File: run.sh
#!/bin/bash
# the make line also repeats each setting of config.mk as NAME=value (left out here)
make -C /OpenROAD-flow-scripts/flow DESIGN_CONFIG=/design/flow/config.mk WORK_HOME=/design/flow/orfs CLKGATE_MAP_FILE= finish
File: config.mk
export PLATFORM = sky130hd
export DESIGN_NAME = fadd_sub
export DESIGN_NICKNAME = fadd_sub
export VERILOG_FILES = /design/flow/design.v
export SDC_FILE = /design/flow/constraint.sdc
export NUM_CORES = 4
export LEC_CHECK = 0
export CAP_MARGIN = 25
export CELL_PAD_IN_SITES_DETAIL_PLACEMENT = 1
export CORE_ASPECT_RATIO = 0.93
export CORE_MARGIN = 9
export CORE_UTILIZATION = 64
export GPL_ROUTABILITY_DRIVEN = 0
export GPL_TIMING_DRIVEN = 1
export MAX_ROUTING_LAYER = met4
export SLEW_MARGIN = 20
File: constraint.sdc
create_clock -name core_clock -period 13.9 [get_ports {clk_i}]
set_input_delay 2.7800 -clock core_clock [delete_from_list [all_inputs] [get_ports {clk_i}]]
set_output_delay 2.7800 -clock core_clock [all_outputs]
set_load 0.01 [all_outputs]
File: design.v
/*verilator lint_off UNUSEDSIGNAL*/
/*verilator lint_off MULTITOP*/
/*verilator lint_off WIDTH*//*verilator lint_off LATCH*/
module fadd_sub(
  input logic        clk_i,
  input logic [31:0] operand_a,
  input logic [31:0] operand_b,
  output logic[31:0] result_o
);
  logic [7:0]  a_exponent, b_exponent;             
  logic [7:0]  result_exponent;
  logic [23:0] a_mantissa, b_mantissa;             
  logic [24:0] result_mantissa;
  logic        a_sign, b_sign, result_sign;        
  logic [23:0] tmp_mantissa;
  logic [7:0]  in_e, out_e;
  logic [24:0] in_m, out_m;
  logic [7:0]  diff;
always_ff@(posedge(clk_i))
begin
  a_sign <= operand_a[31];
  b_sign <= operand_b[31];
  if(operand_a[30:23]==0)
    begin
      a_exponent <= (operand_a[22:0] != 0)? 8'b00000001 : 8'b00000000;
      a_mantissa <= {1'b0,operand_a[22:0]};
    end
  else
    begin
      a_exponent <= operand_a[30:23];
      a_mantissa <= {1'b1,operand_a[22:0]};
    end
  if(operand_b[30:23]==0)
    begin
      b_exponent <= (operand_b[22:0] != 0)? 8'b00000001 : 8'b00000000;
      b_mantissa <= {1'b0,operand_b[22:0]};
    end
  else
    begin
      b_exponent <= operand_b[30:23];
      b_mantissa <= {1'b1,operand_b[22:0]};
    end
end
always_comb
begin
  diff         = 8'd0;
  tmp_mantissa = 24'd0;
  if(a_exponent == b_exponent)
    begin
      result_exponent = a_exponent;
      if(a_sign == b_sign)                                                     
        begin
          result_sign           = a_sign;
          result_mantissa       = a_mantissa + b_mantissa;
        end
      else                                                                    
        begin
          if(a_mantissa > b_mantissa)
            begin
              result_sign     = a_sign;
              result_mantissa = a_mantissa - b_mantissa;
            end
          else
            begin
              result_sign     = b_sign;
              result_mantissa = b_mantissa - a_mantissa;
            end
        end
    end
  else                                                                               
    begin
      if(a_exponent > b_exponent)
        begin
          result_sign     = a_sign;
          result_exponent = a_exponent;
          diff            = a_exponent - b_exponent;
          tmp_mantissa    = b_mantissa >> diff;
          if(a_sign == b_sign)
            result_mantissa = a_mantissa + tmp_mantissa;
          else
            result_mantissa = a_mantissa - tmp_mantissa;
        end
      else
        begin
          result_sign      = b_sign;
          result_exponent  = b_exponent;
          diff             = b_exponent - a_exponent;
          tmp_mantissa     = a_mantissa >> diff;
          if(a_sign == b_sign)
            result_mantissa  = b_mantissa + tmp_mantissa;
          else
            result_mantissa  = b_mantissa - tmp_mantissa;
        end
    end
  if(result_mantissa[24]==1)
    begin
      result_exponent = result_exponent + 8'd1;
      result_mantissa = result_mantissa >> 1;
    end
  result_o = {result_sign, result_exponent, result_mantissa[22:0]};
end
endmodule
==> qor.yml, run 1 <==
place:
  io_buffers: 96
yosys:
  ys_dominant_reg_cell: "dfxtp_1"
  aoi_share_pct: 25.7
  ys_area_sq_um: 10400
  synth-edff-count: 0
  ys_sh_xor_pct: 6.49
  area_leaders: "ha_1, dfxtp_1, a21oi_1"
  yosys.cell_count.top_type: "nand2_1"
  synth_flops: 66
  top_area_cell: "ha_1"
  synth.top_cell.area_share_pct: 13.6
  ys_sh_simple_pct: 20.1
  yosys_warnings: 1
  syn-cell-area_sq_um: 10400
  syn_inst: 1402
  synth_cell_types: 85
  fp_nets: 1586
  ys_seq_share_pct: 12.7
  ys_sh_mux_pct: 12.1
  postSynth.asyncResetShare_pct: 0
  ys_top_logic_family: "AND-OR/OR-AND gates"
  common_cells: "nand2_1, a21oi_1, inv_1, ha_1, nor2_1"
  postSynthAreaPerCell_sq_um: 7.43
  ys_cells: 1402
  synthAdderAreaFrac_pct: 14.7
run_status:
  status: "did not finish"
  stop_stage: "detailed placement (3_5_place_dp)"
  toolErrorMsg: "[ERROR DPL-0033] detailed placement checks failed during check placement."
die:
  core_sq_um: 15800
  rows: 44
  fp_util_pct: 65.9
  chipArea_sq_um: 21200
  die_y_um: 141
  pin_count: 97
  die_w_um: 150
[through the flow]
step              cell area, sq um  total power [uW]  cells
floorplan                    10400              1220   1402
global placement             11400              1720   1639
==> run 2: changes to the inputs <==
- ABC_AREA: not set -> 1
- CAP_MARGIN: 25 -> 15
- CELL_PAD_IN_SITES_DETAIL_PLACEMENT: 1 -> not set
- CORE_ASPECT_RATIO: 0.93 -> not set
- CORE_MARGIN: 9 -> 2
- CORE_UTILIZATION: 64 -> 66
- CTS_CLUSTER_DIAMETER: not set -> 29
- CTS_CLUSTER_SIZE: not set -> 72
- GPL_ROUTABILITY_DRIVEN: 0 -> not set
- GPL_TIMING_DRIVEN: 1 -> not set
- MAX_ROUTING_LAYER: met4 -> met5
- SETUP_SLACK_MARGIN: not set -> -0.77
- SLEW_MARGIN: 20 -> 35
- TNS_END_PERCENT: not set -> 5
- clock period: 13.9 -> 7.98 ns (I/O delays scaled with it)
==> qor.yml, run 2 <==
run_status:
  status: "failed layout checks"
  layout.failed_checks: "setup timing"
die:
  die_w_um: 134  # -11%
  chipArea_sq_um: 18000  # -15%
  die_y_um: 134  # -4.8%
  core_sq_um: 16600  # +5.0%
  pin_count: 97  # unchanged
  fp_util_pct: 67.5  # +1.6 points
  rows: 47  # +6.8%
sta:
  hold_violations: 0
  rsz0062_at_grt: "true"
  slew_viol_final: 0
  period_minus_slack_ns: 8.59
  tightestPinTransition_ns: 0.949
  timing.hold.ws_ns: 1.71
  relSlewSlack_pct: 36.2
  setup_viol: 31
  finalCritPeriodShare_pct: 108
  max_freq_ghz: 0.116
  setup_slack_ns: -0.612
power_and_ir_drop:
  p_sw_uw: 2460
  power_frac_seq_pct: 8.0
  power.internal_uw: 2160
  seq_power_uw: 371
  comb_cell_power_uw: 3860
  leakage_uw: 0.00792
  powerDensity_nw_per_um2: 324
  p_total_uw: 4610
  power.group.top: "combinational cells"
  p_clk_uw: 385
  comb_power_share_pct: 83.6
  pwr-share-clk_pct: 8.4
  switching_share_pct: 53.2
  peakVddDrop_v: 0.000502
yosys:
  ys_area_sq_um: 11200  # +7.5%
  postSynthAreaPerCell_sq_um: 5.78  # -22%
  ys_dominant_reg_cell: "dfxtp_1"
  common_cells: "nand2_1, nand3_1, inv_1, a21oi_1, o21ai_0"
  syn_inst: 1938  # +38%
  ys_sh_mux_pct: 0.0894  # -12 points
  synth_flops: 66  # unchanged
  top_area_cell: "nand2_1"
  synth.top_cell.area_share_pct: 19.8  # +6.2 points
  syn-cell-area_sq_um: 11200  # +7.5%
  area_leaders: "nand2_1, ha_1, dfxtp_1"
  synth_cell_types: 51  # -40%
  synth-edff-count: 0  # unchanged
  ys_top_logic_family: "simple AND/OR/NAND/NOR gates"
  yosys.cell_count.top_type: "nand2_1"
  ys_sh_xor_pct: 8.54  # +2.0 points
  ys_sh_simple_pct: 37.5  # +17 points
  fp_nets: 2122  # +34%
  ys_seq_share_pct: 11.8  # -0.89 points
  synthAdderAreaFrac_pct: 13.7  # -1.0 points
  postSynth.asyncResetShare_pct: 0  # unchanged
  ys_cells: 1938  # +38%
  aoi_share_pct: 16.8  # -8.9 points
  yosys_warnings: 1  # unchanged
critical_path:
  arrival_ns: 7.00
  crit_top_cell: "nand2_1"
  cpMaxStageDelayCell: "o21ai_0"
  cp-endpoint: "result_o[22]"
  cp_top_family: "AND-OR/OR-AND gates"
  critical_path.startpoint_type: "register"
  worstPathRequired_ns: 6.38
  cp.buffers_inverters: 7
  max_stage_delay_ns: 0.40
  crit_path_start: "a_exponent[0]"
  path_max_fanout: 19
  crit_type: "reg2out"
  path_depth: 38
  critPathCaptureType: "primary output"
global_route:
  top_usage_layer: "met2"
  antenna_found_initial: 0
  grt-ovfl-total: 0
  grt_use_met3_pct: 12.8
  grt_max_degree: 39
  first_global_vias: 13900
  grt_pass1_wl_um: 69800
  met1_usage_pct: 59.5
  met2_usage_pct: 75.7
  grt_usage_pct: 48.7
route:
  routed_wl_um: 47200
  drcViolationCount: 0
  antenna_cells: 0
  wl_per_cell_um: 19.8
  drt_pass1_iterations: 15
  ant_nets: 0
  via_count: 15500
  drt_iter0_drc: 2992
  viasPerCell: 6.46
place:
  io_buffers: 96  # unchanged
  hpwlAfterDp_um: 34700
  place_inst: 2362
  dpl_cell_area_sq_um: 13600
  gp_congestion: 1.10
finish:
  nNetsFinal: 2349
  fillers: 1042
  fin_cells: 2390
  area_delta_synth_final_pct: 27.0
  final_util_pct: 85.7
  final_area_sq_um: 14200
cts:
  path_clk_slew_ns: 0.06
  cts.sinks: 66
  cts_tree: "done"
  root_buffer: "clkbuf_16"
  numCtsBuffers: 9
  cts_htree_levels: 3
  clock_path_buffers: 2
worst_hold_path:
  hold_path_class: "in2reg"
  whs_path_depth: 1
  hold_end: "a_exponent[4]"
  hp-start: "operand_a[27]"
run:
  maxCapViolations: 0
  warning_count: 84
[run 2: layer usage]
layer / part of all wire (%) / vias up
met1: 34 / 6726
met5: 0 / -
met4: 9.5 / 0
met2: 41 / 1503
met3: 16 / 450
li1: - / 6772
[run 2: through the flow]
stage | TNS, ns | setup slack [ns]
after floorplan | 0 | 0.648
after global placement | -12.86 | -0.439
after detailed placement | -22.13 | -0.735
after CTS | -21.25 | -0.727
after global routing | -26.83 | -0.935
final | -15.43 | -0.612
[run 2: cell type report]
type | instances | area, sq um | area share [%]
clock buffer | 9 | 225 | 1.58
sequential | 66 | 1320 | 9.30
inverter | 218 | 823 | 5.79
clock inverter | 7 | 55.1 | 0.387
tap | 220 | 275 | 1.94
timing repair buffer | 314 | 2770 | 19.5
multi-input combinational | 1556 | 8750 | 61.5
[run 2: timing repair]
item / CTS / global route
hold buffers: 0 / 0
gates cloned: 0 / 3
buffers inserted: 4 / 7
resized: 10 / 70
endpoints found under the setup margin: 31 / 31
pin swaps: 1 / 6
==> run 3: changes to the inputs <==
- CELL_PAD_IN_SITES_DETAIL_PLACEMENT: not set -> 1
- CELL_PAD_IN_SITES_GLOBAL_PLACEMENT: not set -> 3
- CORE_ASPECT_RATIO: not set -> 0.51
- CORE_UTILIZATION: 66 -> 47
- CTS_CLUSTER_DIAMETER: 29 -> not set
- CTS_CLUSTER_SIZE: 72 -> 62
- GPL_ROUTABILITY_DRIVEN: not set -> 1
- GPL_TIMING_DRIVEN: not set -> 0
- MIN_ROUTING_LAYER: not set -> met2
- PLACE_DENSITY_LB_ADDON: not set -> 0.19
- SETUP_SLACK_MARGIN: -0.77 -> 0.48
- SLEW_MARGIN: 35 -> 40
- TNS_END_PERCENT: 5 -> 95
- clock period: 7.98 -> 14.7 ns (I/O delays scaled with it)
==> qor.yml, run 3 <==
run_status:
  status: "did not finish"
  toolErrorMsg: "[ERROR FLW-0024] Place density exceeds 1.0 (current PLACE_DENSITY_LB_ADDON =  0.19). Please check if the value of  PLACE_DENSITY_LB_ADDON is between 0 and 0.99."
  stop_stage: "global placement without I/O (3_1_place_gp_skip_io)"
die:
  fp_util_pct: 47.7  # -20 points
  rows: 40  # -15%
  die_y_um: 114  # -15%
  die_w_um: 220  # +64%
  core_sq_um: 23500  # +42%
  chipArea_sq_um: 25100  # +40%
yosys:
  synthAdderAreaFrac_pct: 13.7  # unchanged
  postSynth.asyncResetShare_pct: 0  # unchanged
  syn_inst: 1938  # unchanged
  yosys.cell_count.top_type: "nand2_1"
  ys_sh_simple_pct: 37.5  # unchanged
  ys_sh_mux_pct: 0.0894  # unchanged
  synth-edff-count: 0  # unchanged
  syn-cell-area_sq_um: 11200  # unchanged
  synth.top_cell.area_share_pct: 19.8  # unchanged
  postSynthAreaPerCell_sq_um: 5.78  # unchanged
  ys_dominant_reg_cell: "dfxtp_1"
  ys_cells: 1938  # unchanged
  yosys_warnings: 1  # unchanged
  ys_area_sq_um: 11200  # unchanged
  synth_flops: 66  # unchanged
  common_cells: "nand2_1, nand3_1, inv_1, a21oi_1, o21ai_0"
  ys_sh_xor_pct: 8.54  # unchanged
  aoi_share_pct: 16.8  # unchanged
  ys_top_logic_family: "simple AND/OR/NAND/NOR gates"
  synth_cell_types: 51  # unchanged
  top_area_cell: "nand2_1"
  area_leaders: "nand2_1, ha_1, dfxtp_1"
  ys_seq_share_pct: 11.8  # unchanged
  fp_nets: 2122  # unchanged
==> run 4: changes to the inputs <==
- ABC_AREA: 1 -> not set
- CAP_MARGIN: 15 -> 20
- CELL_PAD_IN_SITES_DETAIL_PLACEMENT: 1 -> not set
- CELL_PAD_IN_SITES_GLOBAL_PLACEMENT: 3 -> not set
- CORE_ASPECT_RATIO: 0.51 -> not set
- CORE_UTILIZATION: 47 -> 65
- CTS_CLUSTER_DIAMETER: not set -> 50
- CTS_CLUSTER_SIZE: 62 -> 91
- GPL_ROUTABILITY_DRIVEN: 1 -> not set
- GPL_TIMING_DRIVEN: 0 -> not set
- MAX_ROUTING_LAYER: met5 -> not set
- MIN_ROUTING_LAYER: met2 -> not set
- PLACE_DENSITY_LB_ADDON: 0.19 -> not set
- SETUP_SLACK_MARGIN: 0.48 -> -0.13
- SLEW_MARGIN: 40 -> 20
- TNS_END_PERCENT: 95 -> not set
- clock period: 14.7 -> 8.53 ns (I/O delays scaled with it)
==> qor.yml, run 4 <==
yosys:
  synth.top_cell.area_share_pct: 13.6  # -6.2 points
  postSynthAreaPerCell_sq_um: 7.43  # +29%
  ys_cells: 1402  # -28%
  top_area_cell: "ha_1"
  synthAdderAreaFrac_pct: 14.7  # +1.0 points
  ys_sh_simple_pct: 20.1  # -17 points
  area_leaders: "ha_1, dfxtp_1, a21oi_1"
  common_cells: "nand2_1, a21oi_1, inv_1, ha_1, nor2_1"
  synth-edff-count: 0  # unchanged
  postSynth.asyncResetShare_pct: 0  # unchanged
  yosys.cell_count.top_type: "nand2_1"
  ys_area_sq_um: 10400  # -7.0%
  aoi_share_pct: 25.7  # +8.9 points
  yosys_warnings: 1  # unchanged
  synth_flops: 66  # unchanged
  ys_sh_xor_pct: 6.49  # -2.0 points
  ys_seq_share_pct: 12.7  # +0.89 points
  fp_nets: 1586  # -25%
  syn-cell-area_sq_um: 10400  # -7.0%
  syn_inst: 1402  # -28%
  synth_cell_types: 85  # +67%
  ys_top_logic_family: "AND-OR/OR-AND gates"
  ys_dominant_reg_cell: "dfxtp_1"
  ys_sh_mux_pct: 12.1  # +12 points
place:
  hpwlAfterDp_um: 33900
  io_buffers: 96
  gp_congestion: 1.20
  dp_worst_setup_slack_ns: -1.04
run_status:
  stop_stage: "global routing (5_1_grt)"
  status: "did not finish"
  toolErrorMsg: "[ERROR GRT-0232] Routing congestion too high. Check the congestion heatmap in the GUI."
die:
  pin_count: 97
  die_w_um: 131  # -41%
  fp_util_pct: 66.0  # +18 points
  core_sq_um: 15800  # -33%
  die_y_um: 131  # +14%
  rows: 46  # +15%
  chipArea_sq_um: 17000  # -32%
cts:
  numCtsBuffers: 9
  clock_path_buffers: 2
  cts_htree_levels: 3
  root_buffer: "clkbuf_16"
  cts.sinks: 66
global_route:
  grt-ovfl-total: 138
  grt_usage_pct: 79.3
## run 4: timing repair
action / 4_1_cts
gates cloned: 3
setup buffers: 42
setup endpoints to repair: 31
endpoints found under the hold margin: 0
resized: 174
pin swaps: 30
hold buffers: 0
## run 4: stage by stage
stage / instances / power [uW] / area, sq um / setup TNS, ns
after floorplan: 1402 / 2260 / 10600 / -1.98
after global placement: 1875 / 3580 / 13300 / -17.86
after detailed placement: 1875 / 3690 / 13300 / -27.44
after CTS: 1934 / 4350 / 14100 / -24.31
## run 4: metal layers
layer  GRT usage, %  overflow
met5           20.6         0
met3           63.1         1
met1           77.1         2
met4           87.0        58
met2           96.3        77
==> run 5: changes to the inputs <==
- CAP_MARGIN: 20 -> 15
- CORE_UTILIZATION: 65 -> 72
- CTS_CLUSTER_DIAMETER: 50 -> 44
- CTS_CLUSTER_SIZE: 91 -> 62
- MAX_ROUTING_LAYER: not set -> met5
- SETUP_SLACK_MARGIN: -0.13 -> not set
- SLEW_MARGIN: 20 -> 35
- TNS_END_PERCENT: not set -> 95
- clock period: 8.53 -> 9.57 ns (I/O delays scaled with it)
==> qor.yml, run 5 <==
yosys:
  postSynthAreaPerCell_sq_um: 7.43  # unchanged
  area_leaders: "ha_1, dfxtp_1, a21oi_1"
  syn-cell-area_sq_um: 10400  # unchanged
  common_cells: "nand2_1, a21oi_1, inv_1, ha_1, nor2_1"
  ys_area_sq_um: 10400  # unchanged
  postSynth.asyncResetShare_pct: 0  # unchanged
  ys_cells: 1402  # unchanged
  synth-edff-count: 0  # unchanged
  ys_sh_xor_pct: 6.49  # unchanged
  synthAdderAreaFrac_pct: 14.7  # unchanged
  ys_top_logic_family: "AND-OR/OR-AND gates"
  yosys.cell_count.top_type: "nand2_1"
  synth.top_cell.area_share_pct: 13.6  # unchanged
  fp_nets: 1586  # unchanged
  top_area_cell: "ha_1"
  yosys_warnings: 1  # unchanged
  ys_seq_share_pct: 12.7  # unchanged
  synth_cell_types: 85  # unchanged
  ys_dominant_reg_cell: "dfxtp_1"
  ys_sh_simple_pct: 20.1  # unchanged
  syn_inst: 1402  # unchanged
  aoi_share_pct: 25.7  # unchanged
  ys_sh_mux_pct: 12.1  # unchanged
  synth_flops: 66  # unchanged
die:
  die_y_um: 124  # -4.8%
  rows: 43  # -6.5%
  die_w_um: 124  # -4.8%
  core_sq_um: 14000  # -11%
  chipArea_sq_um: 15400  # -9.4%
  fp_util_pct: 74.4  # +8.4 points
  pin_count: 97  # unchanged
place:
  gp_congestion: 1.32  # +9.9%
  hpwlAfterDp_um: 32300  # -4.7%
  dp_worst_setup_slack_ns: -0.772  # +0.271 ns
  io_buffers: 96  # unchanged
run_status:
  toolErrorMsg: "[ERROR GRT-0116] Global routing finished with congestion. Check the congestion regions in the DRC Viewer."
  stop_stage: "global routing (5_1_grt)"
  status: "did not finish"
cts:
  root_buffer: "clkbuf_16"
  cts_hold_buf: 0  # unchanged
  cts.sinks: 66  # unchanged
  numCtsBuffers: 9  # unchanged
  clock_path_buffers: 2  # unchanged
  cts_htree_levels: 3  # unchanged
global_route:
  grt-ovfl-total: 219
  grt_usage_pct: 83.3
## run 5: stage by stage
stage	util [%]	cell area, sq um	instances	setup TNS (ns)	hold slack (ns)
after floorplan	-	10400	1402	0	1.94
after global placement	88.4	12400	1749	-3.56	2.37
after detailed placement	88.4	12400	1750	-20.10	2.37
after CTS	94.3	13200	1814	-0.0280	2.01
## run 5: repair_timing
action	4_1_cts
buffers inserted	45
cloned	3
gates resized	182
endpoints found under the setup margin	31
pin swaps	26
## run 5: layer usage
layer	global-route usage, %	GRT overflow
met1	80.9	1
met2	97.5	118
met3	71.5	4
met4	88.0	96
met5	32.0	0
==> run 6: changes to the inputs <==
- ABC_AREA: not set -> 1
- CAP_MARGIN: 15 -> 20
- CORE_UTILIZATION: 72 -> 57
- CTS_CLUSTER_DIAMETER: 44 -> not set
- CTS_CLUSTER_SIZE: 62 -> 99
- MAX_ROUTING_LAYER: met5 -> not set
- SLEW_MARGIN: 35 -> 20
- TNS_END_PERCENT: 95 -> not set
- clock period: 9.57 -> 7.0 ns (I/O delays scaled with it)
==> qor.yml, run 6 <==
cts:
  cts.sinks: 66  # unchanged
  cts_hold_buf: 0  # unchanged
  clock_path_buffers: 2  # unchanged
  numCtsBuffers: 9  # unchanged
  root_buffer: "clkbuf_16"
  cts_htree_levels: 3  # unchanged
place:
  dp_worst_setup_slack_ns: -1.28  # -0.509 ns
  dpl_cell_area_sq_um: 14100  # +14%
  io_buffers: 96  # unchanged
  hpwlAfterDp_um: 35800  # +11%
  gp_congestion: 1.03  # -22%
  place_inst: 2462  # +41%
yosys:
  ys_cells: 1938  # +38%
  synth_cell_types: 51  # -40%
  postSynthAreaPerCell_sq_um: 5.78  # -22%
  synth.top_cell.area_share_pct: 19.8  # +6.2 points
  aoi_share_pct: 16.8  # -8.9 points
  ys_sh_xor_pct: 8.54  # +2.0 points
  syn-cell-area_sq_um: 11200  # +7.5%
  top_area_cell: "nand2_1"
  ys_area_sq_um: 11200  # +7.5%
  ys_seq_share_pct: 11.8  # -0.89 points
  postSynth.asyncResetShare_pct: 0  # unchanged
  yosys.cell_count.top_type: "nand2_1"
  ys_sh_simple_pct: 37.5  # +17 points
  synth-edff-count: 0  # unchanged
  area_leaders: "nand2_1, ha_1, dfxtp_1"
  synthAdderAreaFrac_pct: 13.7  # -1.0 points
  yosys_warnings: 1  # unchanged
  ys_top_logic_family: "simple AND/OR/NAND/NOR gates"
  ys_sh_mux_pct: 0.0894  # -12 points
  syn_inst: 1938  # +38%
  fp_nets: 2122  # +34%
  common_cells: "nand2_1, nand3_1, inv_1, a21oi_1, o21ai_0"
  synth_flops: 66  # unchanged
  ys_dominant_reg_cell: "dfxtp_1"
die:
  chipArea_sq_um: 20800  # +35%
  fp_util_pct: 57.7  # -17 points
  core_sq_um: 19400  # +39%
  pin_count: 97  # unchanged
  die_w_um: 144  # +16%
  rows: 51  # +19%
  die_y_um: 144  # +16%
global_route:
  grt-ovfl-total: 2
  grt_usage_pct: 62.4
run_status:
  toolErrorMsg: "[ERROR GRT-0232] Routing congestion too high. Check the congestion heatmap in the GUI."
  stop_stage: "global routing (5_1_grt)"
  status: "did not finish"
## run 6: timing repair
action / in CTS
cloned: 7
setup endpoints to repair: 31
resized: 337
pin swaps: 115
buffers inserted: 67
## run 6: routing by layer
metal	GRT usage, %	GRT overflow
met1	66.3	0
met2	83.4	0
met3	38.7	0
met4	56.1	2
met5	15.0	0
## run 6: stage by stage
step	setup TNS (ns)	hold slack (ns)
2_1_floorplan	0	1.43
4_1_cts	-13.13	1.48
3_3_place_gp	-33.34	1.85
3_5_place_dp	-38.69	1.85
==> run 7: changes to the inputs <==
- ABC_AREA: 1 -> not set
- CORE_UTILIZATION: 57 -> 69
- CTS_CLUSTER_DIAMETER: not set -> 392
- CTS_CLUSTER_SIZE: 99 -> 100
- clock period: 7.0 -> 18.6 ns (I/O delays scaled with it)
==> qor.yml, run 7 <==
critical_path:
  arrival_ns: 10.40
  worstPathRequired_ns: 14.88
  cpMaxStageDelayCell: "mux2i_1"
  path_max_fanout: 67
  path_depth: 32
  cp-endpoint: "result_o[30]"
  critPathCaptureType: "primary output"
  crit_path_start: "a_exponent[0]"
  max_stage_delay_ns: 0.98
  critical_path.startpoint_type: "register"
  cp_top_family: "simple AND/OR/NAND/NOR gates"
  crit_type: "reg2out"
  cp.buffers_inverters: 3
route:
  wl_met3_um: 5400
  wl_per_cell_um: 23.8
  drt_iter0_drc: 1965
  drcViolationCount: 0
  routed-wl-met2_um: 16500
  viasPerCell: 7.26
  ant_nets: 0
  drt-met1-wl_um: 13900
  routed_wl_um: 38800
  top_layer_used: "met4"
  antenna_cells: 0
  via_count: 11800
  drt_pass1_iterations: 9
yosys:
  fp_nets: 1586  # -25%
  synthAdderAreaFrac_pct: 14.7  # +1.0 points
  ys_sh_mux_pct: 12.1  # +12 points
  ys_dominant_reg_cell: "dfxtp_1"
  postSynth.asyncResetShare_pct: 0  # unchanged
  yosys_warnings: 1  # unchanged
  syn-cell-area_sq_um: 10400  # -7.0%
  synth_flops: 66  # unchanged
  postSynthAreaPerCell_sq_um: 7.43  # +29%
  aoi_share_pct: 25.7  # +8.9 points
  yosys.cell_count.top_type: "nand2_1"
  common_cells: "nand2_1, a21oi_1, inv_1, ha_1, nor2_1"
  area_leaders: "ha_1, dfxtp_1, a21oi_1"
  ys_seq_share_pct: 12.7  # +0.89 points
  ys_cells: 1402  # -28%
  syn_inst: 1402  # -28%
  synth_cell_types: 85  # +67%
  ys_sh_simple_pct: 20.1  # -17 points
  ys_area_sq_um: 10400  # -7.0%
  top_area_cell: "ha_1"
  synth.top_cell.area_share_pct: 13.6  # -6.2 points
  ys_sh_xor_pct: 6.49  # -2.0 points
  ys_top_logic_family: "AND-OR/OR-AND gates"
  synth-edff-count: 0  # unchanged
global_route:
  grt-ovfl-total: 0
  grt_pass1_wl_um: 60300
  grt_usage_pct: 47.5
  grt_max_degree: 68
  antenna_found_initial: 0
  first_global_vias: 11200
power_and_ir_drop:
  p_sw_uw: 770
  switching_share_pct: 49.4
  comb_power_share_pct: 76.9
  peakVddDrop_v: 0.000229
  powerDensity_nw_per_um2: 134
  p_clk_uw: 196
  power.group.top: "combinational cells"
  p_total_uw: 1560
  pwr-share-clk_pct: 12.6
  power.internal_uw: 788
  comb_cell_power_uw: 1200
  seq_power_uw: 164
  power_frac_seq_pct: 10.5
  leakage_uw: 0.00520
cts:
  cts_tree: "done"
  root_buffer: "clkbuf_16"
  path_clk_slew_ns: 0.07
  post_cts_buffers: 0  # -100%
  cts_htree_levels: 3  # unchanged
  cts_resized: 0  # -100%
  cts.sinks: 66  # unchanged
  numCtsBuffers: 9  # unchanged
  cts_hold_buf: 0  # unchanged
  clock_path_buffers: 2  # unchanged
sta:
  tightestPinTransition_ns: 1.10
  max_freq_ghz: 0.0708
  setup_viol: 0
  fin_setup_tns_ns: 0
  hold_violations: 0
  relSlewSlack_pct: 24.5
  slew_viol_final: 0
  period_minus_slack_ns: 14.12
  finalCritPeriodShare_pct: 75.9
  rsz0062_at_grt: "false"
finish:
  fillers: 1005
  area_delta_synth_final_pct: 11.8
  fin_cells: 1629
  nNetsFinal: 1624
worst_hold_path:
  hold_path_class: "in2reg"
  hold_end: "b_sign"
  hp-start: "operand_b[31]"
  whs_path_depth: 1
place:
  hpwlAfterDp_um: 29200  # -18%
  io_buffers: 96  # unchanged
  gp_congestion: 1.07  # +4.1%
  place_inst: 1613  # -34%
die:
  fp_util_pct: 71.1  # +13 points
  core_sq_um: 14600  # -25%
  die_w_um: 127  # -12%
  rows: 44  # -14%
  chipArea_sq_um: 16100  # -23%
  pin_count: 97  # unchanged
  die_y_um: 127  # -12%
run:
  warning_count: 83
  maxCapViolations: 0
run_status:
  status: "no timing/DRC/antenna violations"
[run 7: metrics by stage]
stage,setup slack [ns],hold WS [ns],cell area [sq um],utilization [%]
2_1_floorplan,7.52,3.75,10400,-
3_3_place_gp,5.19,4.17,11300,77.3
3_5_place_dp,4.84,4.17,11300,77.3
4_1_cts,4.34,3.80,11600,79.5
5_1_grt,3.80,3.82,11600,79.5
6_report,4.48,3.80,11600,79.5
[run 7: layer usage]
metal	up-vias	global-route usage (%)
met5	-	0
met2	1104	73.5
met1	5319	59.3
li1	5115	-
met4	0	29.7
met3	294	11.7
[run 7: area by class of cell]
class / count / area (sq um) / area share (%)
flip-flops and latches: 66 / 1320 / 11.4
well taps: 184 / 230 / 1.98
multi-input cells: 1138 / 8270 / 71.0
inverters: 115 / 432 / 3.71
repair buffers: 110 / 1070 / 9.16
clock buffers: 9 / 225 / 1.93
clock inverters: 7 / 100 / 0.860
==> run 8: changes to the inputs <==
- CAP_MARGIN: 20 -> 15
- CORE_UTILIZATION: 69 -> 72
- CTS_CLUSTER_DIAMETER: 392 -> 381
- CTS_CLUSTER_SIZE: 100 -> 36
- HOLD_SLACK_MARGIN: not set -> 0.25
- MAX_ROUTING_LAYER: not set -> met5
- PLACE_DENSITY_LB_ADDON: not set -> 0.0
- SETUP_SLACK_MARGIN: not set -> -0.59
- SLEW_MARGIN: 20 -> 35
- TNS_END_PERCENT: not set -> 95
- clock period: 18.6 -> 8.33 ns (I/O delays scaled with it)
==> qor.yml, run 8 <==
run_status:
  status: "did not finish"
  stop_stage: "clock tree synthesis (4_1_cts)"
  toolErrorMsg: "[ERROR DPL-0038] Utilization greater than 100%, impossible to legalize"
yosys:
  aoi_share_pct: 25.7  # unchanged
  synth_flops: 66  # unchanged
  fp_nets: 1586  # unchanged
  ys_seq_share_pct: 12.7  # unchanged
  yosys.cell_count.top_type: "nand2_1"
  ys_area_sq_um: 10400  # unchanged
  ys_sh_xor_pct: 6.49  # unchanged
  ys_sh_mux_pct: 12.1  # unchanged
  syn_inst: 1402  # unchanged
  synth-edff-count: 0  # unchanged
  synth_cell_types: 85  # unchanged
  area_leaders: "ha_1, dfxtp_1, a21oi_1"
  ys_sh_simple_pct: 20.1  # unchanged
  syn-cell-area_sq_um: 10400  # unchanged
  synthAdderAreaFrac_pct: 14.7  # unchanged
  synth.top_cell.area_share_pct: 13.6  # unchanged
  common_cells: "nand2_1, a21oi_1, inv_1, ha_1, nor2_1"
  ys_top_logic_family: "AND-OR/OR-AND gates"
  postSynth.asyncResetShare_pct: 0  # unchanged
  ys_cells: 1402  # unchanged
  top_area_cell: "ha_1"
  yosys_warnings: 1  # unchanged
  postSynthAreaPerCell_sq_um: 7.43  # unchanged
  ys_dominant_reg_cell: "dfxtp_1"
die:
  rows: 43  # -2.3%
  die_y_um: 124  # -2.0%
  fp_util_pct: 74.4  # +3.3 points
  pin_count: 97  # unchanged
  chipArea_sq_um: 15400  # -4.0%
  die_w_um: 124  # -2.0%
  core_sq_um: 14000  # -4.5%
place:
  io_buffers: 96  # unchanged
  hpwlAfterDp_um: 39100  # +34%
  gp_congestion: 1.25  # +17%
  place_inst: 1854  # +15%
  dpl_cell_area_sq_um: 13200  # +16%
## run 8: per-stage QoR
step / power (uW) / worst slack [ns] / utilization [%] / hold WS [ns]
detailed placement: 3520 / -1.71 / 94.1 / 2.12
global placement: 3310 / -0.922 / 94.1 / 2.12
floorplan: 2030 / -0.559 / - / 1.69
==> run 9: changes to the inputs <==
- ABC_AREA: not set -> 1
- CAP_MARGIN: 15 -> 20
- CORE_UTILIZATION: 72 -> 65
- CTS_CLUSTER_DIAMETER: 381 -> not set
- CTS_CLUSTER_SIZE: 36 -> not set
- HOLD_SLACK_MARGIN: 0.25 -> not set
- MAX_ROUTING_LAYER: met5 -> not set
- PLACE_DENSITY_LB_ADDON: 0.0 -> not set
- SETUP_SLACK_MARGIN: -0.59 -> not set
- SLEW_MARGIN: 35 -> 20
- TNS_END_PERCENT: 95 -> 5
- clock period: 8.33 -> 7.4 ns (I/O delays scaled with it)
==> qor.yml, run 9 <==
run_status:
  status: "did not finish"
  stop_stage: "global routing (5_1_grt)"
  toolErrorMsg: "[ERROR GRT-0232] Routing congestion too high. Check the congestion heatmap in the GUI."
yosys:
  synth_cell_types: 51  # -40%
  synth-edff-count: 0  # unchanged
  ys_seq_share_pct: 11.8  # -0.89 points
  ys_cells: 1938  # +38%
  ys_top_logic_family: "simple AND/OR/NAND/NOR gates"
  ys_sh_xor_pct: 8.54  # +2.0 points
  common_cells: "nand2_1, nand3_1, inv_1, a21oi_1, o21ai_0"
  synthAdderAreaFrac_pct: 13.7  # -1.0 points
  yosys_warnings: 1  # unchanged
  ys_sh_mux_pct: 0.0894  # -12 points
  synth.top_cell.area_share_pct: 19.8  # +6.2 points
  synth_flops: 66  # unchanged
  postSynthAreaPerCell_sq_um: 5.78  # -22%
  aoi_share_pct: 16.8  # -8.9 points
  ys_dominant_reg_cell: "dfxtp_1"
  top_area_cell: "nand2_1"
  area_leaders: "nand2_1, ha_1, dfxtp_1"
  fp_nets: 2122  # +34%
  syn-cell-area_sq_um: 11200  # +7.5%
  yosys.cell_count.top_type: "nand2_1"
  ys_sh_simple_pct: 37.5  # +17 points
  ys_area_sq_um: 11200  # +7.5%
  syn_inst: 1938  # +38%
  postSynth.asyncResetShare_pct: 0  # unchanged
place:
  place_inst: 2406  # +30%
  gp_congestion: 1.14  # -8.7%
  hpwlAfterDp_um: 34600  # -12%
  dpl_cell_area_sq_um: 13900  # +5.8%
  dp_worst_setup_slack_ns: -1.23  # +0.473 ns
  io_buffers: 96  # unchanged
cts:
  numCtsBuffers: 9
  cts_htree_levels: 3
  cts.sinks: 66
  root_buffer: "clkbuf_16"
  clock_path_buffers: 2
die:
  core_sq_um: 16700  # +19%
  fp_util_pct: 67.0  # -7.4 points
  die_y_um: 135  # +8.8%
  pin_count: 97  # unchanged
  chipArea_sq_um: 18300  # +18%
  die_w_um: 135  # +8.8%
  rows: 47  # +9.3%
global_route:
  grt_usage_pct: 99.2
  grt-ovfl-total: 1600
run 9: repair_timing:
action,CTS
gates cloned,4
buffers inserted,42
pin swaps,55
endpoints found under the setup margin,31
hold buffers,0
hold endpoints to repair,0
resized,242
run 9: metrics by stage:
stage          setup TNS [ns]  utilization [%]
2_1_floorplan               0                -
4_1_cts                 -8.59             89.2
3_3_place_gp           -27.19             83.4
3_5_place_dp           -36.75             83.4
run 9: per-layer routing:
metal	GRT overflow	track usage, %
met1	28	85.6
met2	1252	134
met3	20	74.6
met4	296	112
met5	4	40.3
==> run 10: changes to the inputs <==
- ABC_AREA: 1 -> not set
- CAP_MARGIN: 20 -> 15
- CORE_UTILIZATION: 65 -> 64
- CTS_CLUSTER_DIAMETER: not set -> 29
- CTS_CLUSTER_SIZE: not set -> 62
- MAX_ROUTING_LAYER: not set -> met5
- SLEW_MARGIN: 20 -> 35
- TNS_END_PERCENT: 5 -> 95
- clock period: 7.4 -> 9.71 ns (I/O delays scaled with it)
==> qor.yml, run 10 <==
sta:
  tightestPinTransition_ns: 1.01
  setup_slack_ns: -0.800
  period_minus_slack_ns: 10.51
  finalCritPeriodShare_pct: 108
  setup_viol: 31
  hold_violations: 0
  relSlewSlack_pct: 32.3
  slew_viol_final: 0
  rsz0062_at_grt: "true"
  max_freq_ghz: 0.0952
yosys:
  synth_flops: 66  # unchanged
  top_area_cell: "ha_1"
  yosys.cell_count.top_type: "nand2_1"
  syn-cell-area_sq_um: 10400  # -7.0%
  ys_seq_share_pct: 12.7  # +0.89 points
  postSynthAreaPerCell_sq_um: 7.43  # +29%
  postSynth.asyncResetShare_pct: 0  # unchanged
  ys_area_sq_um: 10400  # -7.0%
  synthAdderAreaFrac_pct: 14.7  # +1.0 points
  ys_sh_xor_pct: 6.49  # -2.0 points
  synth_cell_types: 85  # +67%
  common_cells: "nand2_1, a21oi_1, inv_1, ha_1, nor2_1"
  synth-edff-count: 0  # unchanged
  synth.top_cell.area_share_pct: 13.6  # -6.2 points
  ys_cells: 1402  # -28%
  area_leaders: "ha_1, dfxtp_1, a21oi_1"
  ys_sh_mux_pct: 12.1  # +12 points
  aoi_share_pct: 25.7  # +8.9 points
  ys_sh_simple_pct: 20.1  # -17 points
  syn_inst: 1402  # -28%
  ys_dominant_reg_cell: "dfxtp_1"
  ys_top_logic_family: "AND-OR/OR-AND gates"
  yosys_warnings: 1  # unchanged
  fp_nets: 1586  # -25%
run:
  maxCapViolations: 0
  warning_count: 85
cts:
  path_clk_slew_ns: 0.07
  numCtsBuffers: 9  # unchanged
  clock_path_buffers: 2  # unchanged
  cts_hold_buf: 0  # unchanged
  cts_htree_levels: 3  # unchanged
  root_buffer: "clkbuf_16"
  cts_tree: "done"
  cts.sinks: 66  # unchanged
critical_path:
  max_stage_delay_ns: 0.50
  cpMaxStageDelayCell: "or4_4"
  crit_type: "reg2out"
  cp_top_family: "simple AND/OR/NAND/NOR gates"
  cp-endpoint: "result_o[28]"
  critical_path.startpoint_type: "register"
  worstPathRequired_ns: 7.77
  crit_top_cell: "buf_4"
  path_max_fanout: 10
  arrival_ns: 8.57
  crit_path_start: "b_exponent[0]"
  critPathCaptureType: "primary output"
  cp.buffers_inverters: 10
  path_depth: 38
route:
  ant_nets: 0
  drcViolationCount: 0
  viasPerCell: 7.13
  drt_iter0_drc: 2049
  wl_per_cell_um: 25.7
  antenna_cells: 0
  routed_wl_um: 47100
  via_count: 13100
  drt_pass1_iterations: 11
die:
  die_w_um: 132  # -2.7%
  core_sq_um: 15900  # -4.9%
  pin_count: 97  # unchanged
  rows: 46  # -2.1%
  chipArea_sq_um: 17300  # -5.4%
  die_y_um: 132  # -2.7%
  fp_util_pct: 65.5  # -1.5 points
power_and_ir_drop:
  power.group.top: "combinational cells"
  comb_cell_power_uw: 2920
  switching_share_pct: 50.7
  peakVddDrop_v: 0.000416
  powerDensity_nw_per_um2: 268
  p_clk_uw: 352
  power_frac_seq_pct: 8.8
  pwr-share-clk_pct: 9.8
  power.internal_uw: 1770
  leakage_uw: 0.00611
  comb_power_share_pct: 81.4
  seq_power_uw: 314
  p_sw_uw: 1820
finish:
  nNetsFinal: 1794
  final_util_pct: 84.1
  area_delta_synth_final_pct: 28.4
run_status:
  status: "failed layout checks"
  layout.failed_checks: "setup timing"
place:
  dp_worst_setup_slack_ns: -0.495  # +0.738 ns
  hpwlAfterDp_um: 31800  # -8.2%
  gp_congestion: 1.07  # -6.1%
  io_buffers: 96  # unchanged
worst_hold_path:
  whs_path_depth: 1
  hold_end: "a_sign"
  hp-start: "operand_a[31]"
  hold_path_class: "in2reg"
global_route:
  first_global_vias: 12200
  antenna_found_initial: 0
  grt_max_degree: 47
  grt_usage_pct: 48.2
  grt-ovfl-total: 0
  grt_pass1_wl_um: 65700
run 10: stage by stage:
step	cell area, sq um	power (uW)	hold slack (ns)	setup TNS (ns)	std cells
3_5_place_dp	12400	2820	2.39	-12.10	1775
6_report	13400	3580	2.03	-21.75	1831
5_1_grt	13400	3680	2.05	-23.87	1831
3_3_place_gp	12400	2750	2.39	-1.06	1775
4_1_cts	13000	3180	2.02	-0.0251	1812
2_1_floorplan	10400	1740	1.97	0	1402
run 10: area by class of cell:
| type | count | area, sq um |
|---|---|---|
| fill | 967 | 2520 |
| sequential | 66 | 1320 |
| clock inverter | 6 | 65.1 |
| inverter | 115 | 432 |
| clock buffer | 10 | 239 |
| multi-input combinational | 1141 | 8750 |
| timing repair buffer | 277 | 2290 |
| tap | 216 | 270 |
run 10: metal layers:
layer | up-vias | wire (um) | share of wire (%) | GRT usage (%)
met5 | - | 0 | 0 | 0
met4 | 0 | 5110 | 11 | 37.5
met3 | 468 | 6780 | 14 | 13.9
met2 | 1335 | 19900 | 42 | 76.0
met1 | 5777 | 15400 | 33 | 54.9
li1 | 5470 | - | - | -
run 10: timing repair:
item / CTS / global route
setup buffers: 18 / 19
cloned: 3 / 1
pin swaps: 11 / 31
endpoints found under the setup margin: 31 / 31
resized: 147 / 96
==> run 11: changes to the inputs <==
- CORE_UTILIZATION: 64 -> 58
- CTS_CLUSTER_DIAMETER: 29 -> not set
- PLACE_DENSITY_LB_ADDON: not set -> 0.01
- SETUP_SLACK_MARGIN: not set -> 2.54
- clock period: 9.71 -> 9.66 ns (I/O delays scaled with it)
==> qor.yml, run 11 <==
yosys:
  ys_sh_simple_pct: 20.1  # unchanged
  ys_sh_mux_pct: 12.1  # unchanged
  synthAdderAreaFrac_pct: 14.7  # unchanged
  yosys_warnings: 1  # unchanged
  syn-cell-area_sq_um: 10400  # unchanged
  fp_nets: 1586  # unchanged
  synth_cell_types: 85  # unchanged
  ys_dominant_reg_cell: "dfxtp_1"
  postSynth.asyncResetShare_pct: 0  # unchanged
  ys_seq_share_pct: 12.7  # unchanged
  yosys.cell_count.top_type: "nand2_1"
  postSynthAreaPerCell_sq_um: 7.43  # unchanged
  synth.top_cell.area_share_pct: 13.6  # unchanged
  ys_cells: 1402  # unchanged
  syn_inst: 1402  # unchanged
  ys_area_sq_um: 10400  # unchanged
  aoi_share_pct: 25.7  # unchanged
  synth_flops: 66  # unchanged
  ys_top_logic_family: "AND-OR/OR-AND gates"
  synth-edff-count: 0  # unchanged
  common_cells: "nand2_1, a21oi_1, inv_1, ha_1, nor2_1"
  top_area_cell: "ha_1"
  ys_sh_xor_pct: 6.49  # unchanged
  area_leaders: "ha_1, dfxtp_1, a21oi_1"
power_and_ir_drop:
  seq_power_uw: 318  # +1%
  power.group.top: "combinational cells"
  switching_share_pct: 47.4  # -3.3 points
  power_frac_seq_pct: 7.9  # -0.9 points
  powerDensity_nw_per_um2: 296  # +10%
  p_clk_uw: 348  # -1%
  comb_power_share_pct: 83.5  # +2.1 points
  p_sw_uw: 1910  # +5.1%
  pwr-share-clk_pct: 8.6  # -1.2 points
  leakage_uw: 0.00611  # about the same
  comb_cell_power_uw: 3360  # +15%
  p_total_uw: 4030  # +12%
  peakVddDrop_v: 0.000466  # +12%
  power.internal_uw: 2120  # +20%
critical_path:
  crit_top_cell: "buf_4"
  cp_top_family: "AND-OR/OR-AND gates"
  critPathCaptureType: "primary output"
  cpMaxStageDelayCell: "mux4_2"
  crit_type: "reg2out"
  path_depth: 38  # unchanged
  critical_path.startpoint_type: "register"
  max_stage_delay_ns: 0.54  # +0.04 ns
  crit_path_start: "a_exponent[1]"
  cp.buffers_inverters: 13  # +3
  path_max_fanout: 6  # -4
  worstPathRequired_ns: 7.73  # -0.04 ns
  cp-endpoint: "result_o[25]"
  arrival_ns: 8.15  # -0.42 ns
cts:
  cts_tree: "done"
  root_buffer: "clkbuf_16"
  cts_htree_levels: 3  # unchanged
  path_clk_slew_ns: 0.07  # about the same
  clock_path_buffers: 2  # unchanged
  numCtsBuffers: 9  # unchanged
  cts.sinks: 66  # unchanged
finish:
  nNetsFinal: 1793  # -0.056%
  final-comb-area_sq_um: 8860  # +1.3%
  fin_cells: 1841  # +0.55%
  flop_area_sq_um: 1320  # about the same
  area_delta_synth_final_pct: 30.7
  fillers: 1211  # +25%
sta:
  relSlewSlack_pct: 32.7  # +0.36 points
  tightestPinTransition_ns: 0.999  # -0.00665 ns
  period_minus_slack_ns: 10.08
  slew_viol_final: 0  # unchanged
  setup_viol: 31  # unchanged
  max_freq_ghz: 0.0992
  finalCritPeriodShare_pct: 104  # -3.9 points
  rsz0062_at_grt: "true"
  hold_violations: 0  # unchanged
  setup_slack_ns: -0.421  # +0.379 ns
global_route:
  antenna_found_initial: 3  # +3
  grt_max_degree: 51  # +8.5%
  first_global_vias: 12000  # -1.1%
  grt_usage_pct: 45.9  # -2.4 points
  grt_pass1_wl_um: 66100  # +0.60%
  grt-ovfl-total: 0  # unchanged
die:
  fp_util_pct: 59.8  # -5.8 points
  die_w_um: 138  # +4.9%
  core_sq_um: 17400  # +9.6%
  chipArea_sq_um: 19000  # +10%
  pin_count: 97  # unchanged
  rows: 48  # +4.3%
  die_y_um: 138  # +4.9%
place:
  gp_congestion: 1.09  # +1.8%
  io_buffers: 96  # unchanged
  place_inst: 1744  # -1.7%
  dp_worst_setup_slack_ns: -0.202  # +0.293 ns
  hpwlAfterDp_um: 31500  # -0.99%
route:
  routed_wl_um: 46700  # -0.87%
  ant_nets: 0  # unchanged
  viasPerCell: 7.07  # -0.83%
  via_count: 13000  # -0.28%
  drt_pass1_iterations: 8  # -3
  drcViolationCount: 0  # unchanged
  drt_iter0_drc: 2033  # -0.78%
  wl_per_cell_um: 25.4  # -1.4%
run_status:
  layout.failed_checks: "setup timing"
  status: "failed layout checks"
worst_hold_path:
  hold_path_class: "in2reg"
  hp-start: "operand_b[31]"
  hold_end: "b_sign"
  whs_path_depth: 1  # unchanged
run:
  warning_count: 84  # -1.2%
  maxCapViolations: 0  # unchanged
## run 11: cell type report
type                       instances  area share, %
multi-input combinational       1139           65.1
clock inverter                     6          0.478
tap                              225           2.07
antenna                            2         0.0368
inverter                         115           3.17
sequential                        66           9.73
timing repair buffer             278           17.6
clock buffer                      10           1.76
## run 11: repair_timing
| action | CTS | global route |
|---|---|---|
| buffers inserted | 64 | 13 |
| gates cloned | 2 | 0 |
| gates resized | 183 | 44 |
| setup endpoints to repair | 31 | 31 |
| hold buffers | 0 | 0 |
| pin swaps | 30 | 20 |
## run 11: stage by stage
step	setup TNS, ns	hold WS, ns	cell area, sq um	util, %
floorplan	0	1.96	10700	-
global placement	0	2.38	12400	71.1
detailed placement	-2.41	2.39	12400	71.1
CTS	0	2.02	13400	76.8
global route	-13.75	2.01	13600	78.1
finish	-9.50	2.02	13600	78.1
## run 11: metal layers
layer / up-vias / share of wire [%] / track usage (%) / routed length, um
li1: 5471 / - / - / -
met1: 5852 / 35 / 55.7 / 16300
met2: 1264 / 42 / 69.1 / 19700
met3: 424 / 13 / 13.7 / 6190
met4: 2 / 9.7 / 32.5 / 4530
met5: - / 0.036 / 0 / 17
==> run 12: changes to the inputs <==
- ABC_AREA: not set -> 1
- CAP_MARGIN: 15 -> 5
- CORE_MARGIN: 2 -> 6
- CORE_UTILIZATION: 58 -> 47
- CTS_CLUSTER_DIAMETER: not set -> 245
- CTS_CLUSTER_SIZE: 62 -> 99
- PLACE_DENSITY: not set -> 0.61
- PLACE_DENSITY_LB_ADDON: 0.01 -> not set
- SETUP_SLACK_MARGIN: 2.54 -> 2.39
- TNS_END_PERCENT: 95 -> 10
- clock period: 9.66 -> 14.7 ns (I/O delays scaled with it)
==> qor.yml, run 12 <==
power_and_ir_drop:
  leakage_uw: 0.00657  # +7.5%
  power.internal_uw: 991  # -53%
  power_frac_seq_pct: 9.6  # +1.7 points
  p_total_uw: 2100  # -48%
  comb_cell_power_uw: 1630  # -51%
  seq_power_uw: 201  # -37%
  p_clk_uw: 265  # -24%
  powerDensity_nw_per_um2: 167  # -44%
  p_sw_uw: 1100  # -42%
  power.group.top: "combinational cells"
  pwr-share-clk_pct: 12.6  # +4.0 points
  comb_power_share_pct: 77.8  # -5.7 points
  switching_share_pct: 52.7  # +5.3 points
  peakVddDrop_v: 0.000255  # -45%
sta:
  setup_viol: 0  # -100%
  fin_setup_tns_ns: 0  # +9.50 ns
  slew_viol_final: 0  # unchanged
  tightestPinTransition_ns: 0.960  # -0.0392 ns
  period_minus_slack_ns: 11.65
  rsz0062_at_grt: "false"
  hold_violations: 0  # unchanged
  relSlewSlack_pct: 35.4  # +2.7 points
  setup_slack_ns: 3.05  # +3.47 ns
  finalCritPeriodShare_pct: 79.2  # -25 points
  max_freq_ghz: 0.0858
worst_hold_path:
  whs_path_depth: 1  # unchanged
  hold_end: "a_sign"
  hp-start: "operand_a[31]"
  hold_path_class: "in2reg"
critical_path:
  cp.buffers_inverters: 7  # -6
  crit_path_start: "a_exponent[0]"
  cp-endpoint: "result_o[20]"
  critPathCaptureType: "primary output"
  cp_top_family: "AND-OR/OR-AND gates"
  path_max_fanout: 37  # +31
  max_stage_delay_ns: 0.48  # -0.06 ns
  worstPathRequired_ns: 11.76  # +4.03 ns
  arrival_ns: 8.71  # +0.56 ns
  crit_top_cell: "nand2_1"
  crit_type: "reg2out"
  path_depth: 42  # +11%
  cpMaxStageDelayCell: "clkdlybuf4s50_1"
  critical_path.startpoint_type: "register"
yosys:
  synth-edff-count: 0  # unchanged
  yosys_warnings: 1  # unchanged
  synth_cell_types: 51  # -40%
  postSynthAreaPerCell_sq_um: 5.78  # -22%
  common_cells: "nand2_1, nand3_1, inv_1, a21oi_1, o21ai_0"
  synthAdderAreaFrac_pct: 13.7  # -1.0 points
  ys_area_sq_um: 11200  # +7.5%
  yosys.cell_count.top_type: "nand2_1"
  ys_dominant_reg_cell: "dfxtp_1"
  ys_sh_simple_pct: 37.5  # +17 points
  ys_sh_mux_pct: 0.0894  # -12 points
  ys_top_logic_family: "simple AND/OR/NAND/NOR gates"
  ys_seq_share_pct: 11.8  # -0.89 points
  fp_nets: 2122  # +34%
  ys_sh_xor_pct: 8.54  # +2.0 points
  syn-cell-area_sq_um: 11200  # +7.5%
  aoi_share_pct: 16.8  # -8.9 points
  area_leaders: "nand2_1, ha_1, dfxtp_1"
  top_area_cell: "nand2_1"
  ys_cells: 1938  # +38%
  synth.top_cell.area_share_pct: 19.8  # +6.2 points
  synth_flops: 66  # unchanged
  syn_inst: 1938  # +38%
  postSynth.asyncResetShare_pct: 0  # unchanged
place:
  hpwlAfterDp_um: 34400  # +9.4%
  dp_worst_setup_slack_ns: 3.38  # +3.58 ns
  place_inst: 2261  # +30%
  io_buffers: 96  # unchanged
  gp_congestion: 0.988  # -9.6%
route:
  ant_nets: 0  # unchanged
  drt_pass1_iterations: 8  # unchanged
  drcViolationCount: 0  # unchanged
  drt_iter0_drc: 1575  # -23%
  routed_wl_um: 42800  # -8.3%
  antenna_cells: 0  # -2
  viasPerCell: 5.67  # -20%
  via_count: 12900  # -0.75%
  wl_per_cell_um: 18.8  # -26%
cts:
  post_cts_buffers: 0  # -100%
  cts_hold_buf: 0  # unchanged
  numCtsBuffers: 9  # unchanged
  root_buffer: "clkbuf_16"
  cts_resized: 0  # -100%
  path_clk_slew_ns: 0.07  # about the same
  cts_tree: "done"
  cts_htree_levels: 3  # unchanged
  cts.sinks: 66  # unchanged
  clock_path_buffers: 2  # unchanged
global_route:
  grt_max_degree: 79  # +55%
  grt_usage_pct: 29.9  # -16 points
  antenna_found_initial: 0  # -3
  grt_pass1_wl_um: 66800  # +1.0%
  first_global_vias: 11900  # -1.1%
  grt-ovfl-total: 0  # unchanged
die:
  die_y_um: 166  # +21%
  fp_util_pct: 48.7  # -11 points
  die_w_um: 166  # +21%
  rows: 55  # +15%
  core_sq_um: 23000  # +32%
  chipArea_sq_um: 27700  # +45%
  pin_count: 97  # unchanged
run:
  maxCapViolations: 0  # unchanged
  warning_count: 81  # -3.6%
finish:
  nNetsFinal: 2143  # +20%
  fillers: 2460  # +100%
  fin_cells: 2277  # +24%
  area_delta_synth_final_pct: 12.1
run_status:
  status: "no timing/DRC/antenna violations"
## run 12: routing by layer
layer  vias to the layer above  part of all wire [%]  global-route usage, %
li1                       6350                     -                      -
met1                      5884                    46                   42.5
met2                       619                    43                   47.1
met3                        63                   8.6                   4.68
met4                         0                   2.3                   7.41
met5                         -                     0                      0
## run 12: cell type report
cell class	instances	area [sq um]	area share, %
multi-input combinational	1554	8610	68.5
sequential	66	1320	10.5
timing repair buffer	110	1070	8.52
inverter	218	825	6.57
tap	313	392	3.12
clock buffer	10	229	1.82
clock inverter	6	113	0.897
## run 12: metrics by stage
stage,area [sq um],util [%],hold slack [ns]
floorplan,11200,-,2.97
global placement,12200,53.0,3.40
detailed placement,12200,53.0,3.40
CTS,12500,54.4,3.03
global route,12600,54.6,3.03
finish,12600,54.6,3.03
==> run 13: changes to the inputs <==
- ABC_AREA: 1 -> not set
- CAP_MARGIN: 5 -> 25
- CELL_PAD_IN_SITES_DETAIL_PLACEMENT: not set -> 1
- CELL_PAD_IN_SITES_GLOBAL_PLACEMENT: not set -> 0
- CORE_ASPECT_RATIO: not set -> 1.34
- CORE_MARGIN: 6 -> 2
- CORE_UTILIZATION: 47 -> 26
- CTS_CLUSTER_DIAMETER: 245 -> not set
- CTS_CLUSTER_SIZE: 99 -> not set
- GPL_ROUTABILITY_DRIVEN: not set -> 0
- GPL_TIMING_DRIVEN: not set -> 1
- MAX_ROUTING_LAYER: met5 -> not set
- PLACE_DENSITY: 0.61 -> not set
- PLACE_DENSITY_LB_ADDON: not set -> 0.1
- SETUP_SLACK_MARGIN: 2.39 -> not set
- SLEW_MARGIN: 35 -> 20
- TNS_END_PERCENT: 10 -> not set
- clock period: 14.7 -> 7.27 ns (I/O delays scaled with it)
==> qor.yml, run 13 <==
worst_hold_path:
  hold_path_class: "in2reg"
  hp-start: "operand_a[31]"
  whs_path_depth: 1  # unchanged
  hold_end: "a_sign"
route:
  drt_pass1_iterations: 5  # -3
  ant_nets: 0  # unchanged
  routed_wl_um: 50700  # +18%
  antenna_cells: 0  # unchanged
  drt_iter0_drc: 614  # -61%
  wl_per_cell_um: 21.5  # +15%
  viasPerCell: 5.21  # -8.2%
  drcViolationCount: 0  # unchanged
  via_count: 12300  # -5.1%
run:
  maxCapViolations: 0  # unchanged
  warning_count: 84  # +3.7%
global_route:
  grt_usage_pct: 24.2  # -5.7 points
  antenna_found_initial: 0  # unchanged
  grt_max_degree: 44  # -44%
  grt-ovfl-total: 0  # unchanged
  first_global_vias: 13000  # +9.7%
  grt_pass1_wl_um: 76800  # +15%
critical_path:
  cp-endpoint: "result_o[27]"
  arrival_ns: 7.67  # -1.04 ns
  cp_top_family: "AND-OR/OR-AND gates"
  crit_type: "reg2out"
  crit_top_cell: "buf_4"
  worstPathRequired_ns: 5.82  # -5.94 ns
  crit_path_start: "a_exponent[0]"
  cpMaxStageDelayCell: "or4_4"
  critPathCaptureType: "primary output"
  cp.buffers_inverters: 12  # +5
  path_max_fanout: 5  # -86%
  path_depth: 36  # -14%
  max_stage_delay_ns: 0.58  # +0.10 ns
  critical_path.startpoint_type: "register"
yosys:
  common_cells: "nand2_1, a21oi_1, inv_1, ha_1, nor2_1"
  top_area_cell: "ha_1"
  synthAdderAreaFrac_pct: 14.7  # +1.0 points
  ys_sh_mux_pct: 12.1  # +12 points
  syn-cell-area_sq_um: 10400  # -7.0%
  ys_sh_simple_pct: 20.1  # -17 points
  postSynthAreaPerCell_sq_um: 7.43  # +29%
  synth-edff-count: 0  # unchanged
  ys_seq_share_pct: 12.7  # +0.89 points
  postSynth.asyncResetShare_pct: 0  # unchanged
  fp_nets: 1586  # -25%
  syn_inst: 1402  # -28%
  ys_area_sq_um: 10400  # -7.0%
  aoi_share_pct: 25.7  # +8.9 points
  yosys_warnings: 1  # unchanged
  ys_cells: 1402  # -28%
  area_leaders: "ha_1, dfxtp_1, a21oi_1"
  synth_flops: 66  # unchanged
  ys_sh_xor_pct: 6.49  # -2.0 points
  synth.top_cell.area_share_pct: 13.6  # -6.2 points
  ys_dominant_reg_cell: "dfxtp_1"
  yosys.cell_count.top_type: "nand2_1"
  synth_cell_types: 85  # +67%
  ys_top_logic_family: "AND-OR/OR-AND gates"
cts:
  clock_path_buffers: 2  # unchanged
  path_clk_slew_ns: 0.06  # about the same
  cts_hold_buf: 0  # unchanged
  numCtsBuffers: 9  # unchanged
  root_buffer: "clkbuf_16"
  cts_htree_levels: 3  # unchanged
  cts.sinks: 66  # unchanged
  cts_tree: "done"
die:
  die_w_um: 177  # +6.3%
  pin_count: 97  # unchanged
  fp_util_pct: 26.4  # -22 points
  rows: 84  # +53%
  chipArea_sq_um: 41700  # +51%
  core_sq_um: 39400  # +71%
  die_y_um: 236  # +42%
run_status:
  status: "failed layout checks"
  layout.failed_checks: "setup timing"
power_and_ir_drop:
  power.internal_uw: 3100  # +210%
  p_sw_uw: 2530  # +130%
  peakVddDrop_v: 0.000432  # +69%
  powerDensity_nw_per_um2: 357  # +110%
  power.group.top: "combinational cells"
  comb_power_share_pct: 84.4  # +6.6 points
  switching_share_pct: 45.0  # -7.7 points
  power_frac_seq_pct: 7.1  # -2.5 points
  p_clk_uw: 478  # +80%
  leakage_uw: 0.00724  # +10%
  seq_power_uw: 403  # +100%
  comb_cell_power_uw: 4750  # +190%
  pwr-share-clk_pct: 8.5  # -4.1 points
finish:
  final_util_pct: 40.0  # -15 points
  fin_cells: 2355  # +3.4%
  final_area_sq_um: 15800  # +26%
  area_delta_synth_final_pct: 51.5
  nNetsFinal: 2018  # -5.8%
place:
  dpl_cell_area_sq_um: 14700  # +21%
  hpwlAfterDp_um: 42400  # +23%
  place_inst: 2282  # +0.93%
  io_buffers: 96  # unchanged
sta:
  setup_viol: 31  # +31
  setup_slack_ns: -1.85  # -4.90 ns
  period_minus_slack_ns: 9.12
  max_freq_ghz: 0.110
  slew_viol_final: 0  # unchanged
  tightestPinTransition_ns: 1.19  # +0.231 ns
  rsz0062_at_grt: "true"
  finalCritPeriodShare_pct: 125  # +46 points
  timing.hold.ws_ns: 1.53  # -1.50 ns
  fin_setup_tns_ns: -55.76  # -55.76 ns
  relSlewSlack_pct: 19.9  # -16 points
  hold_violations: 0  # unchanged
-- run 13: routing by layer --
layer / share of wire, % / wire (um) / track usage (%)
met5: 0 / 0 / 0
met4: 4.4 / 2230 / 9.94
met3: 3.5 / 1770 / 2.63
met2: 52 / 26200 / 44.8
met1: 40 / 20500 / 27.8
-- run 13: repair_timing --
item / in CTS / in global routing
gates cloned: 1 / 0
setup endpoints to repair: 31 / 31
pin swaps: 23 / 35
buffers inserted: 46 / 14
gates resized: 186 / 48
-- run 13: layout make-up --
class | count | area [sq um]
repair buffers | 503 | 4170
inverters | 115 | 432
fillers | 4800 | 23600
well taps | 516 | 646
multi-input cells | 1139 | 8890
clock buffers | 11 | 253
flip-flops and latches | 66 | 1320
clock inverters | 5 | 61.3
-- run 13: per-stage QoR --
step	power (uW)	worst slack, ns
3_5_place_dp	4830	-2.04
3_3_place_gp	4790	-1.85
4_1_cts	5430	-1.90
5_1_grt	5970	-2.16
6_report	5640	-1.85
2_1_floorplan	2780	-1.08
==> run 14: changes to the inputs <==
- CAP_MARGIN: 25 -> 20
- CELL_PAD_IN_SITES_DETAIL_PLACEMENT: 1 -> not set
- CELL_PAD_IN_SITES_GLOBAL_PLACEMENT: 0 -> not set
- CORE_ASPECT_RATIO: 1.34 -> not set
- CORE_UTILIZATION: 26 -> 61
- GPL_ROUTABILITY_DRIVEN: 0 -> not set
- GPL_TIMING_DRIVEN: 1 -> not set
- PLACE_DENSITY_LB_ADDON: 0.1 -> not set
- TNS_END_PERCENT: not set -> 5
- clock period: 7.27 -> 9.2 ns (I/O delays scaled with it)
==> qor.yml, run 14 <==
yosys:
  synth-edff-count: 0  # unchanged
  ys_sh_simple_pct: 20.1  # unchanged
  ys_top_logic_family: "AND-OR/OR-AND gates"
  common_cells: "nand2_1, a21oi_1, inv_1, ha_1, nor2_1"
  ys_sh_mux_pct: 12.1  # unchanged
  ys_dominant_reg_cell: "dfxtp_1"
  fp_nets: 1586  # unchanged
  syn-cell-area_sq_um: 10400  # unchanged
  yosys_warnings: 1  # unchanged
  area_leaders: "ha_1, dfxtp_1, a21oi_1"
  yosys.cell_count.top_type: "nand2_1"
  synth.top_cell.area_share_pct: 13.6  # unchanged
  aoi_share_pct: 25.7  # unchanged
  synth_cell_types: 85  # unchanged
  top_area_cell: "ha_1"
  postSynthAreaPerCell_sq_um: 7.43  # unchanged
  syn_inst: 1402  # unchanged
  ys_cells: 1402  # unchanged
  postSynth.asyncResetShare_pct: 0  # unchanged
  ys_seq_share_pct: 12.7  # unchanged
  synth_flops: 66  # unchanged
  ys_sh_xor_pct: 6.49  # unchanged
  synthAdderAreaFrac_pct: 14.7  # unchanged
  ys_area_sq_um: 10400  # unchanged
route:
  drt_pass1_iterations: 22  # +17
  via_count: 14500  # +18%
  wl_per_cell_um: 28.6  # +33%
  drt_iter0_drc: 3185  # +420%
  viasPerCell: 7.52  # +44%
  drcViolationCount: 0  # unchanged
  routed_wl_um: 54900  # +8.3%
  ant_nets: 0  # unchanged
  antenna_cells: 0  # unchanged
die:
  die_w_um: 135  # -24%
  chipArea_sq_um: 18100  # -57%
  rows: 47  # -44%
  core_sq_um: 16600  # -58%
  pin_count: 97  # unchanged
  die_y_um: 135  # -43%
  fp_util_pct: 62.6  # +36 points
critical_path:
  max_stage_delay_ns: 0.72  # +0.14 ns
  crit_top_cell: "buf_4"
  crit_path_start: "a_exponent[1]"
  critical_path.startpoint_type: "register"
  crit_type: "reg2out"
  cp.buffers_inverters: 11  # -1
  critPathCaptureType: "primary output"
  path_depth: 36  # unchanged
  worstPathRequired_ns: 7.36  # +1.54 ns
  cp_top_family: "simple AND/OR/NAND/NOR gates"
  arrival_ns: 8.85  # +1.18 ns
  cpMaxStageDelayCell: "nor3_1"
  path_max_fanout: 8  # +3
  cp-endpoint: "result_o[12]"
power_and_ir_drop:
  p_clk_uw: 387  # -19%
  p_sw_uw: 2080  # -18%
  comb_cell_power_uw: 3320  # -30%
  power.internal_uw: 1960  # -37%
  seq_power_uw: 331  # -18%
  peakVddDrop_v: 0.000467  # +8.1%
  comb_power_share_pct: 82.2  # -2.2 points
  power_frac_seq_pct: 8.2  # +1.1 points
  powerDensity_nw_per_um2: 288  # -19%
  power.group.top: "combinational cells"
  switching_share_pct: 51.4  # +6.5 points
  leakage_uw: 0.00652  # -9.9%
  pwr-share-clk_pct: 9.6  # +1.1 points
  p_total_uw: 4040  # -28%
sta:
  slew_viol_final: 0  # unchanged
  rsz0062_at_grt: "true"
  max_freq_ghz: 0.0935
  setup_viol: 31  # unchanged
  tightestPinTransition_ns: 1.22  # +0.0253 ns
  relSlewSlack_pct: 18.2  # -1.7 points
  period_minus_slack_ns: 10.69
  finalCritPeriodShare_pct: 116  # -9.2 points
  hold_violations: 0  # unchanged
  setup_slack_ns: -1.49  # +0.356 ns
worst_hold_path:
  hp-start: "operand_b[31]"
  whs_path_depth: 1  # unchanged
  hold_path_class: "in2reg"
  hold_end: "b_sign"
global_route:
  grt_pass1_wl_um: 75600  # -1.6%
  first_global_vias: 13400  # +2.8%
  grt_usage_pct: 54.6  # +30 points
  grt-ovfl-total: 0  # unchanged
  antenna_found_initial: 1  # +1
  grt_max_degree: 47  # +6.8%
cts:
  cts_hold_buf: 0  # unchanged
  cts_htree_levels: 3  # unchanged
  root_buffer: "clkbuf_16"
  cts_tree: "done"
  numCtsBuffers: 9  # unchanged
  clock_path_buffers: 2  # unchanged
  path_clk_slew_ns: 0.07  # about the same
  cts.sinks: 66  # unchanged
run:
  warning_count: 86  # +2.4%
  maxCapViolations: 0  # unchanged
run_status:
  layout.failed_checks: "setup timing"
  status: "failed layout checks"
place:
  hpwlAfterDp_um: 33900  # -20%
  io_buffers: 96  # unchanged
  dp_worst_setup_slack_ns: -0.750  # +1.29 ns
  place_inst: 1867  # -18%
  gp_congestion: 1.06
finish:
  area_delta_synth_final_pct: 34.8
  final-comb-area_sq_um: 8730  # -1.8%
  fin_cells: 1924  # -18%
  flop_area_sq_um: 1320  # unchanged
  nNetsFinal: 1883  # -6.7%
  fillers: 942  # -80%
[run 14: per-layer routing]
| layer | part of all wire [%] | GRT usage [%] | up-vias |
|---|---|---|---|
| met1 | 31 | 59.9 | 6371 |
| met5 | 0.18 | 0.556 | - |
| met3 | 16 | 21.8 | 732 |
| met4 | 13 | 47.6 | 4 |
| li1 | - | - | 5642 |
| met2 | 40 | 81.6 | 1714 |
[run 14: layout make-up]
class	count	area share [%]
Multi-Input combinational cell	1138	62.2
Timing Repair Buffer	369	21.2
Sequential cell	66	9.43
Inverter	115	3.07
Tap cell	220	1.96
Clock buffer	10	1.70
Clock inverter	6	0.463
[run 14: metrics by stage]
stage	cell area (sq um)	utilization [%]	hold WS, ns	setup TNS (ns)
2_1_floorplan	10400	-	1.87	0
3_3_place_gp	13000	78.3	2.29	-10.33
3_5_place_dp	13000	78.3	2.29	-17.26
4_1_cts	13800	82.6	1.92	-3.06
5_1_grt	14000	84.4	1.93	-50.43
6_report	14000	84.4	1.92	-43.65
[run 14: repair_timing]
action                     in CTS  in global routing
setup endpoints to repair      31                 31
buffers inserted               29                 12
cloned                          2                  0
resized                       208                 47
pin swaps                      36                 22
hold endpoints to repair        0                  0
No activity file was given, so power comes from the tool's default toggle rates.
